## north
// bfcpu_core
module bfcpu_core
(
    input  logic CLK,
    input  logic RES_N,
    output logic        BUS_REQ,
    output logic        BUS_WRITE,
    output logic [15:0] BUS_ADDR,
    output logic [ 7:0] BUS_WDATA,
    input  logic [ 7:0] BUS_RDATA,
    input  logic        BUS_RDY,
    output logic        IO_REQ,
    output logic        IO_WRITE,
    output logic [ 1:0] IO_ADDR,
    output logic [ 7:0] IO_WDATA,
    input  logic [ 7:0] IO_RDATA,
    input  logic        IO_RDY
);
Size: about 4000 cells after synthesis, roughly 0.030 mm² of cells after synthesis.
==> flow/config.mk <==
export PLATFORM = sky130hd
export DESIGN_NAME = bfcpu_core
export DESIGN_NICKNAME = bfcpu_core
export VERILOG_FILES = /design/flow/design.v
export SDC_FILE = /design/flow/constraint.sdc
export NUM_CORES = 4
export LEC_CHECK = 0
export ABC_AREA = 1
export CAP_MARGIN = 5
export CELL_PAD_IN_SITES_DETAIL_PLACEMENT = 1
export CELL_PAD_IN_SITES_GLOBAL_PLACEMENT = 3
export CORE_ASPECT_RATIO = 1.09
export CORE_MARGIN = 2
export CORE_UTILIZATION = 70
export CTS_CLUSTER_DIAMETER = 331
export GPL_TIMING_DRIVEN = 0
export MAX_ROUTING_LAYER = met4
export MIN_ROUTING_LAYER = met2
export SETUP_SLACK_MARGIN = 2.18
export SLEW_MARGIN = 20
export TNS_END_PERCENT = 70
==> flow/constraint.sdc <==
create_clock -name core_clock -period 10.0 [get_ports {CLK}]
set_input_delay 2.0000 -clock core_clock [delete_from_list [all_inputs] [get_ports {CLK}]]
set_output_delay 2.0000 -clock core_clock [all_outputs]
set_load 0.01 [all_outputs]
run.sh (not shown) runs the stock make flow with config.mk's settings and CLKGATE_MAP_FILE=.
north did not finish; a tool error ended it in global placement without I/O.
Changes in south relative to north:
- CTS_CLUSTER_DIAMETER now 210, was 331
- ABC_AREA no longer set, was 1
- PLACE_DENSITY now 0.51, previously not set
- CORE_ASPECT_RATIO no longer set, was 1.09
- MIN_ROUTING_LAYER no longer set, was met2
- MAX_ROUTING_LAYER no longer set, was met4
- CELL_PAD_IN_SITES_GLOBAL_PLACEMENT no longer set, was 3
- CAP_MARGIN now 20, was 5
- TNS_END_PERCENT no longer set, was 70
- CORE_UTILIZATION now 32, was 70
- SETUP_SLACK_MARGIN no longer set, was 2.18
- the clock period (ns, I/O delays scaled along) now 17.0, was 10.0
Notes after the runs:
south was carried through to the last stage, and its layout satisfied the timing, design-rule and antenna checks. south vs. north: post-synthesis simple-gate area fraction shows a reduction of 13 points, number of nets at floorplan fell 28%. What south reported for instance tally after logic synthesis has to be multiplied by 1.4 to get the figure for north. Per the comparison of south with north, post-synthesis compound-gate area fraction now smaller, floorplan-stage core utilization now smaller. Compared with north, die area in south increased by more than 100%. Relative to north, core area increased by 120% in south. Per the comparison of south with north, number of library cell types mapped by synthesis went up by about 60%, synthesized area fell about 1.1%.
What east does differently from south at the input level:
- removing GPL_TIMING_DRIVEN (formerly 0)
- removing CTS_CLUSTER_DIAMETER (formerly 210)
- removing PLACE_DENSITY (formerly 0.51)
- changing CORE_UTILIZATION from 32 to 40
- removing CELL_PAD_IN_SITES_DETAIL_PLACEMENT (formerly 1)
- changing the clock period (ns, I/O delays scaled along) from 17.0 to 9.74
==> results <==
Delta (east minus south): initial antenna violation count grew by 1; total power has increased; cell area -2.6%; arrival time reported for the critical path endpoint shrank by 2.84 ns; die width decreased by 10% relative to the old numbers. Between south and east, the flow reports clock buffer count from CTS decreasing by a few percent. Sort south and east by filler cell count, ascending, and east comes first. In the metrics for south and east, the one carrying the lower combinational share of power is east. east: logic depth of the worst setup path including buffers is about 5% higher than what south reported. Looking at fraction of area in non-clock buffers, east sits 1.6 points lower than south does. Of east and south, it is east that has the lower antenna diode count.
> inputs changed (east -> west)
- an added CTS_CLUSTER_SIZE of 40
- an added SETUP_SLACK_MARGIN of -0.24
- a change of CAP_MARGIN from 20 to 15
- a change of CORE_UTILIZATION from 40 to 72
- a change of the clock period (ns, I/O delays scaled along) from 9.74 to 8.24
Results
east: flow completed, timing, DRC and antenna clean. Although west finished all stages, its layout failed final checks on negative setup slack. Going from east to west, count of vias placed by the detailed router rose by about 5.4%; wire length went down. Compared with east, west ends up with a smaller final cell area. In the flow results for east and west, the wire length per cell is smaller on east. For final standard cell count with taps included and fillers excluded, dividing the value from east by the value from west gives 1.12. Between west and east, it is west whose switching power share of the total is higher, by 1.4 points. Total power draw on west is behind east. For share of total power in combinational logic, west and east come out practically identical. The number of buffer and inverter instances along the worst setup path of west is lower than that of east. Of east and west, the run reporting the lower share of the cycle needed by the critical path after routing was east.

exp/juniper:
Starting RTL as in the previous note.
make LEC_CHECK=0 CAP_MARGIN=20 CORE_MARGIN=2 CORE_UTILIZATION=58 GPL_ROUTABILITY_DRIVEN=1 MIN_ROUTING_LAYER=met1 SETUP_SLACK_MARGIN=-0.45 SLEW_MARGIN=10 finish   # period 8.69 ns
Layout checks on exp/juniper: not met. Flow itself completed; violations: negative setup slack.
Input changes introduced in exp/ember (baseline for comparison: exp/juniper):
Settings: SLEW_MARGIN now 20, was 10; GPL_ROUTABILITY_DRIVEN no longer set, was 1; MIN_ROUTING_LAYER no longer set, was met1; SETUP_SLACK_MARGIN no longer set, was -0.45; CORE_UTILIZATION now 40, was 58; the clock period (ns, I/O delays scaled along) now 12.0, was 8.69.
## What came out
Apart from exp/juniper, each of exp/juniper and exp/ember ends the flow with a layout that passes the timing, design-rule and antenna checks. exp/juniper had finished all stages when the layout checks came back failing, citing negative setup slack. exp/juniper and exp/ember ended up with nearly the same total of flip-flops plus latches after synthesis. Taking exp/juniper as the reference, in exp/ember number of tap cells added at floorplan rose 43%; total power fell 27%; overall track demand over capacity in global routing fell 9.4 points. Routed wire length went up by a few percent going from exp/juniper to exp/ember. Relative to exp/juniper, the design area of exp/ember is higher by about 0.7%. exp/ember ends up with lower internal power component than exp/juniper does. Going from exp/juniper to exp/ember, static leakage shrinks by 0.10 nW. Delta(routed wire length per instance, exp/ember - exp/juniper) < 0. Between exp/juniper and exp/ember, the flow reports average via count per standard cell decreasing by a little under 10%. From exp/juniper to exp/ember, compound-gate portion of the synthesized area did not move at all. Capture point of the worst path: BUS_ADDR[14] -> exp/juniper, BUS_ADDR[7] -> exp/ember.
> inputs changed (exp/ember -> exp/sierra)
Settings: SETUP_SLACK_MARGIN now -0.44, previously not set; CORE_UTILIZATION now 70, was 40; the clock period (ns, I/O delays scaled along) now 5.96, was 12.0.
Every stage of exp/sierra finished as expected; the final checks, on the other hand, flagged negative setup slack, which means the layout fails.
Compared exp/sierra vs exp/ember, and worst reg2reg path depth is up in exp/sierra.
From exp/ember to exp/sierra the numbers moved as follows: critical path data arrival time now smaller, design area increased by 0.0024 mm² relative to the old numbers, initial antenna violation count rose 5, logic depth of the worst setup path including buffers increased by 5 relative to the old numbers, storage element area has remained practically unchanged.
Reported for exp/ember and exp/sierra, arithmetic-cell share of the synthesized area counting full adders, half adders and majority gates turned out identical to the last digit.
Comparing exp/ember and exp/sierra, the higher number of nets in the layout is on exp/sierra.
exp/sierra vs. exp/ember: peak ir drop on the vdd network went up by about 300%.
Non-clock buffer count in the final layout: lower on exp/ember
For exp/delta, these inputs were changed with respect to exp/sierra:
Settings: PLACE_DENSITY_LB_ADDON newly set to 0.25; ABC_AREA newly set to 1; CORE_UTILIZATION changed from 70 to 72; CTS_CLUSTER_SIZE newly set to 77; SLEW_MARGIN changed from 20 to 40; the clock period (ns, I/O delays scaled along) changed from 5.96 to 5.67.
Notes after the runs:
Per the comparison of exp/delta with exp/sierra, via count of the first global-routing pass +4368, count of endpoints failing setup in the final report went down 3.6%.
Against exp/sierra, exp/delta reports a fraction of area in clock buffers and inverters that is lower.
exp/delta vs. exp/sierra: number of cells in the yosys synthesis report went up by about 40%.
Layout checks on exp/delta: not met. Flow itself completed; violations: negative setup slack.
When exp/delta is set beside exp/sierra, its global-route total usage across every layer turns out to be 3.2 points larger.
Comparing the two runs side by side, exp/delta comes out ahead of exp/sierra on post-route cell area.
Row share of the cycle needed by the critical path after routing: exp/delta lower / exp/sierra higher
Compared with exp/sierra, exp/delta shows a area added between synthesis and finish that is 1.9 points lower.
What exp/maple does differently from exp/delta at the input level:
Settings: a change of SETUP_SLACK_MARGIN from -0.44 to -0.2; an added PLACE_DENSITY of 0.37; a deleted PLACE_DENSITY_LB_ADDON that had been 0.25.
### Flow results
- [exp/maple] flow finished | final checks: failed | reasons: negative setup slack
- Compared exp/maple against exp/delta; net count reported at finish within noise.
- Relative to exp/delta, count of fill cells added during filler insertion decreased by 2.4% in exp/maple.
- Endpoint of the most critical setup path: BUS_ADDR[3] -> exp/maple, BUS_ADDR[4] -> exp/delta
- There was hardly any difference in cell count between exp/delta and exp/maple.
- Against exp/delta as the reference, exp/maple delivers a lower sequential share of layout area.
- Of exp/maple and exp/delta, the run reporting the lower layout clock buffer count was exp/maple.
- Going from exp/delta to exp/maple, global-route wire length before repair shrank by a few percent.

Starting RTL as in the previous note.
Settings: LEC_CHECK=0, CAP_MARGIN=5, CORE_MARGIN=2, CORE_UTILIZATION=72, CTS_CLUSTER_DIAMETER=27, CTS_CLUSTER_SIZE=37, GPL_ROUTABILITY_DRIVEN=1, MAX_ROUTING_LAYER=met4, MIN_ROUTING_LAYER=met1, PLACE_DENSITY_LB_ADDON=0.25, SETUP_SLACK_MARGIN=1.96, SLEW_MARGIN=40; clock period 7.79 ns.
The baseline did not get past global routing with GRT-0232.
==> next run, changes <==
CAP_MARGIN = 20   (was 5)
CORE_UTILIZATION = 36   (was 72)
CTS_CLUSTER_DIAMETER = default   (was 27)
CTS_CLUSTER_SIZE = default   (was 37)
GPL_ROUTABILITY_DRIVEN = default   (was 1)
MAX_ROUTING_LAYER = default   (was met4)
MIN_ROUTING_LAYER = default   (was met1)
PLACE_DENSITY_LB_ADDON = default   (was 0.25)
SETUP_SLACK_MARGIN = default   (was 1.96)
SLEW_MARGIN = 20   (was 40)
clock period = 9.74 ns   (was 7.79 ns; I/O delays follow)
After rerunning: Now the flow passed the timing, design-rule and antenna checks. Area after synthesis stays the same. Die area grows by 98%. Synthesized cell count is unchanged.
==> next run, changes <==
CORE_UTILIZATION = 65   (was 36)
SETUP_SLACK_MARGIN = 1.91   (was default)
clock period = 7.81 ns   (was 9.74 ns; I/O delays follow)
The new run produced a clean layout; cell area rose by 4.5%; via count grows by 7.3%; synthesized cell count stays the same.
==> next run, changes <==
CORE_ASPECT_RATIO = 0.65   (was default)
CORE_UTILIZATION = 70   (was 65)
MAX_ROUTING_LAYER = met4   (was default)
SETUP_SLACK_MARGIN = default   (was 1.91)
clock period = 10.0 ns   (was 7.81 ns; I/O delays follow)
Effect: Die area falls by a few percent. Hold slack improves by 4.7 ps. Power is lower by a quarter to a third.

## v37
Starting RTL as in the previous note.
make LEC_CHECK=0 ABC_AREA=0 CAP_MARGIN=20 CELL_PAD_IN_SITES_DETAIL_PLACEMENT=2 CORE_ASPECT_RATIO=1.57 CORE_MARGIN=4 CORE_UTILIZATION=23 CTS_CLUSTER_SIZE=80 GPL_ROUTABILITY_DRIVEN=0 MAX_ROUTING_LAYER=met5 PLACE_DENSITY_LB_ADDON=0.1 SETUP_SLACK_MARGIN=2.06 SLEW_MARGIN=20 finish   # period 11.5 ns
--- input diff v37..v49 ---
Settings: clearing PLACE_DENSITY_LB_ADDON, which used to be 0.1; clearing MAX_ROUTING_LAYER, which used to be met5; clearing GPL_ROUTABILITY_DRIVEN, which used to be 0; clearing ABC_AREA, which used to be 0; clearing CORE_ASPECT_RATIO, which used to be 1.57; clearing CELL_PAD_IN_SITES_DETAIL_PLACEMENT, which used to be 2; swapping 80 for 37 in CTS_CLUSTER_SIZE; swapping 4 for 2 in CORE_MARGIN; swapping 2.06 for 1.84 in SETUP_SLACK_MARGIN; swapping 23 for 70 in CORE_UTILIZATION; putting CTS_CLUSTER_DIAMETER at 27 where nothing was set; swapping 11.5 for 7.29 in the clock period (ns, I/O delays scaled along).
==> comparison <==
- v49 -> stages 100% | layout checks FAIL | negative setup slack
- The largest stage delay on the critical path in v49 sits 520 ps above the value recorded for v37.
- v49 reports its kind of critical path as register to output pin while v37 reports primary input to output pin.
- Diff v37 -> v49: post-synthesis cell count from yosys has remained practically unchanged; leakage dissipation now larger; largest net degree at the start of global routing decreased by 0.61% relative to the old numbers; number of combinational gates with multiple inputs held steady.
- Wire length: higher on v49
- Relative to v37, the die area measured on v49 has decreased by more than half.
- v49 vs v37 — buffers inserted during post-CTS setup optimization rose 61.
- v37 → v49: part of the total power dissipated in the clock network shows an increase of 10 points, core footprint shows a reduction of 67%.
### v49 -> v13
Settings: swapping 1.84 for -0.24 in SETUP_SLACK_MARGIN; swapping 37 for 40 in CTS_CLUSTER_SIZE; swapping 70 for 67 in CORE_UTILIZATION; clearing CTS_CLUSTER_DIAMETER, which used to be 27; swapping 7.29 for 5.46 in the clock period (ns, I/O delays scaled along).
==> comparison <==
Across v13 and v49, no clean finish was achieved.
| v49 | all stages done | FAIL | negative setup slack |
[flow] v13 | stages: complete | final checks: fail | reason: negative setup slack
v13 vs v49 on ratio of final minimum period to clock period: v13 is the higher one.
Compared with v49, v13 shows a area growth from synthesis to final layout that is 3.1 points lower.
When v13 is measured against v49, its instance count on the critical path turns out 4 lower.
Cell area after placement of v13 exceeds that of v49 by a little under 10%.
The higher sequential share of cell area came out of v13.
Area of the chip went up by a few percent going from v49 to v13.
Total vias in the final route, v13 vs v49: down by a few percent
Compared with v49, v13 has less setup slack.
Re met2 track utilization from global routing: v13 is 4.0 points down on v49.

bfcpu_core again, from the RTL that the note above started with.
Settings: LEC_CHECK=0, CAP_MARGIN=20, CELL_PAD_IN_SITES_DETAIL_PLACEMENT=1, CELL_PAD_IN_SITES_GLOBAL_PLACEMENT=3, CORE_MARGIN=2, CORE_UTILIZATION=32, CTS_CLUSTER_DIAMETER=195, GPL_ROUTABILITY_DRIVEN=0, GPL_TIMING_DRIVEN=0, HOLD_SLACK_MARGIN=0.25, MIN_ROUTING_LAYER=met2, PLACE_DENSITY=0.51, SLEW_MARGIN=20, TNS_END_PERCENT=90; clock period 17.0 ns.
Change:
CELL_PAD_IN_SITES_GLOBAL_PLACEMENT = default   (was 3)
CTS_CLUSTER_DIAMETER = 210   (was 195)
GPL_ROUTABILITY_DRIVEN = default   (was 0)
GPL_TIMING_DRIVEN = default   (was 0)
HOLD_SLACK_MARGIN = default   (was 0.25)
MIN_ROUTING_LAYER = default   (was met2)
SLEW_MARGIN = 0   (was 20)
TNS_END_PERCENT = default   (was 90)
clock period = 10.1 ns   (was 17.0 ns; I/O delays follow)
What happened:
- The new run finished clean
- clock power goes up by 51%
- power goes up by 57%
- worst setup slack got worse by 2400 ps
Change:
CELL_PAD_IN_SITES_DETAIL_PLACEMENT = default   (was 1)
CORE_UTILIZATION = 72   (was 32)
CTS_CLUSTER_DIAMETER = default   (was 210)
PLACE_DENSITY = default   (was 0.51)
PLACE_DENSITY_LB_ADDON = 0.24   (was default)
SETUP_SLACK_MARGIN = 1.91   (was default)
SLEW_MARGIN = 20   (was 0)
clock period = 7.49 ns   (was 10.1 ns; I/O delays follow)
Outcome:
- hold slack improved by 10 ps
- worst setup slack got worse by 12 ps
- non-clock buffer count goes up by 153
Change:
CTS_CLUSTER_DIAMETER = 28   (was default)
CTS_CLUSTER_SIZE = 15   (was default)
HOLD_SLACK_MARGIN = -0.09   (was default)
=> With this change the flow ended with an error in global routing (ODB-0269); area after synthesis stays the same; die size does not change; synthesized cell count does not change.

harbor:
Starting RTL as in the previous note.
// bfcpu_core
module bfcpu_core
(
    input  logic CLK,
    input  logic RES_N,
    output logic        BUS_REQ,
    output logic        BUS_WRITE,
    output logic [15:0] BUS_ADDR,
    output logic [ 7:0] BUS_WDATA,
    input  logic [ 7:0] BUS_RDATA,
    input  logic        BUS_RDY,
    output logic        IO_REQ,
    output logic        IO_WRITE,
    output logic [ 1:0] IO_ADDR,
    output logic [ 7:0] IO_WDATA,
    input  logic [ 7:0] IO_RDATA,
    input  logic        IO_RDY
);
clock: 8.24 ns
lec_check: 0
cap_margin: 0
core_aspect_ratio: 0.99
core_margin: 2
core_utilization: 72
cts_cluster_diameter: 397
cts_cluster_size: 15
gpl_routability_driven: 1
hold_slack_margin: -0.09
min_routing_layer: met1
place_density_lb_addon: 0.03
setup_slack_margin: 2.05
slew_margin: 40
tns_end_percent: 5
harbor went all the way through synthesis, placement and routing and the layout is clean on timing, DRC and antenna.
The following lists how fjord was set up differently from harbor:
- CAP_MARGIN now 20, was 0
- CORE_UTILIZATION now 21, was 72
- SLEW_MARGIN now 10, was 40
- SETUP_SLACK_MARGIN now -0.45, was 2.05
- PLACE_DENSITY_LB_ADDON no longer set, was 0.03
- CTS_CLUSTER_DIAMETER no longer set, was 397
- CTS_CLUSTER_SIZE no longer set, was 15
- CORE_ASPECT_RATIO no longer set, was 0.99
- the clock period (ns, I/O delays scaled along) now 13.0, was 8.24
Results
- fjord ends up with a overall track demand over capacity in global routing that is 32 points lower than in harbor.
- Lower count of plain and timing-repair buffers in the layout goes to fjord over harbor.
- The flop count of harbor and that of fjord are within noise of each other.
For onyx, these inputs were changed with respect to fjord:
- SETUP_SLACK_MARGIN changed from -0.45 to 1.95
- HOLD_SLACK_MARGIN removed (was -0.09)
- CTS_CLUSTER_SIZE newly set to 15
- TNS_END_PERCENT removed (was 5)
- CORE_UTILIZATION changed from 21 to 70
- the clock period (ns, I/O delays scaled along) changed from 13.0 to 8.24
Diff fjord -> onyx: leakage power rose about 4%, weighted congestion reported at the end of routability-driven placement rose 4.6%, global-route wire length before repair fell 1.2%. Compared with fjord, onyx degrades worst IR drop on VDD. The final layouts of fjord and onyx pass the timing, design-rule and antenna checks. onyx vs fjord, area used by multi-input combinational logic went up by 3.8%. Compared with fjord, onyx shows a higher iteration-0 DRC count of the detailed router. Sequential cell area share, fjord and onyx, higher one = onyx. The final area reported for onyx is smaller than that of fjord by 1.3%.
> inputs changed (onyx -> zinc)
- CTS_CLUSTER_SIZE: 15 -> unset
- SETUP_SLACK_MARGIN: 1.95 -> unset
- CORE_UTILIZATION: 70 -> 40
- MIN_ROUTING_LAYER: met1 -> unset
- GPL_ROUTABILITY_DRIVEN: 1 -> unset
- SLEW_MARGIN: 10 -> 20
- the clock period (ns, I/O delays scaled along): 8.24 -> 10.0
[summary]
- Compared with onyx, zinc shows peak per-stage delay on the critical path higher by 0.22 ns.
- From onyx to zinc the numbers moved as follows: share of power burned in combinational logic has decreased, worst-case setup margin in the final layout has decreased, fraction of standard cell area that is sequential has increased, clock buffer and inverter area fraction after layout has increased.
- Looking at clock group share of total power, zinc sits 1.8 points above onyx.
- zinc: critical path depth lower than onyx
- Routed wire in zinc totals less than in onyx.
- Delta(sum of met2 wire segment lengths after detailed routing, zinc - onyx) < 0
- Of zinc and onyx, the higher total global routing track utilization belongs to onyx.
- | total power | zinc vs onyx | better |
Inputs modified between zinc and yarrow:
- swapping 40 for 70 in CORE_UTILIZATION
- putting CTS_CLUSTER_DIAMETER at 100 where nothing was set
- putting MAX_ROUTING_LAYER at met5 where nothing was set
- putting CORE_ASPECT_RATIO at 0.65 where nothing was set
- putting ABC_AREA at 1 where nothing was set
Per the comparison of yarrow with zinc, met1 wire length fell 0.49%; power per unit of standard cell area rose 12%; utilization rose 32 points; final critical-path share of the clock period fell 3.5 points. In the flow results for zinc and yarrow, the mean instance size in the synthesized netlist is larger on zinc. yarrow: all stages complete, timing, DRC and antenna checks passed. Maximum number of pins on one net before global-route repair sits lower in yarrow than in zinc. On post-synthesis simple-gate area fraction, the higher figure sits with yarrow, not zinc. zinc consumes less power than yarrow. The run showing the smaller mux contribution to synthesized area is yarrow. Compared with zinc, yarrow has extra setup slack.
diff inputs: yarrow => willow
- removing MAX_ROUTING_LAYER (formerly met5)
- changing CORE_UTILIZATION from 70 to 23
- removing CORE_ASPECT_RATIO (formerly 0.65)
- removing CTS_CLUSTER_DIAMETER (formerly 100)
- removing ABC_AREA (formerly 1)
- changing the clock period (ns, I/O delays scaled along) from 10.0 to 11.3
[summary]
- Note that the first-pass GRT wire length recorded for willow amounts to 0.885 times the value seen in yarrow.
- Number of placed instances with taps included: yarrow vs willow, no meaningful difference
- Cmp willow vs yarrow: via count lower in willow
- Going from yarrow to willow, the met1 demand-to-capacity share in global routing was found to have gone down by 47 points.
- Taking yarrow as the reference, in willow area added between synthesis and finish went up by 6.7 points, die footprint went up by about 200%.
No activity file was given, so power comes from the tool's default toggle rates.
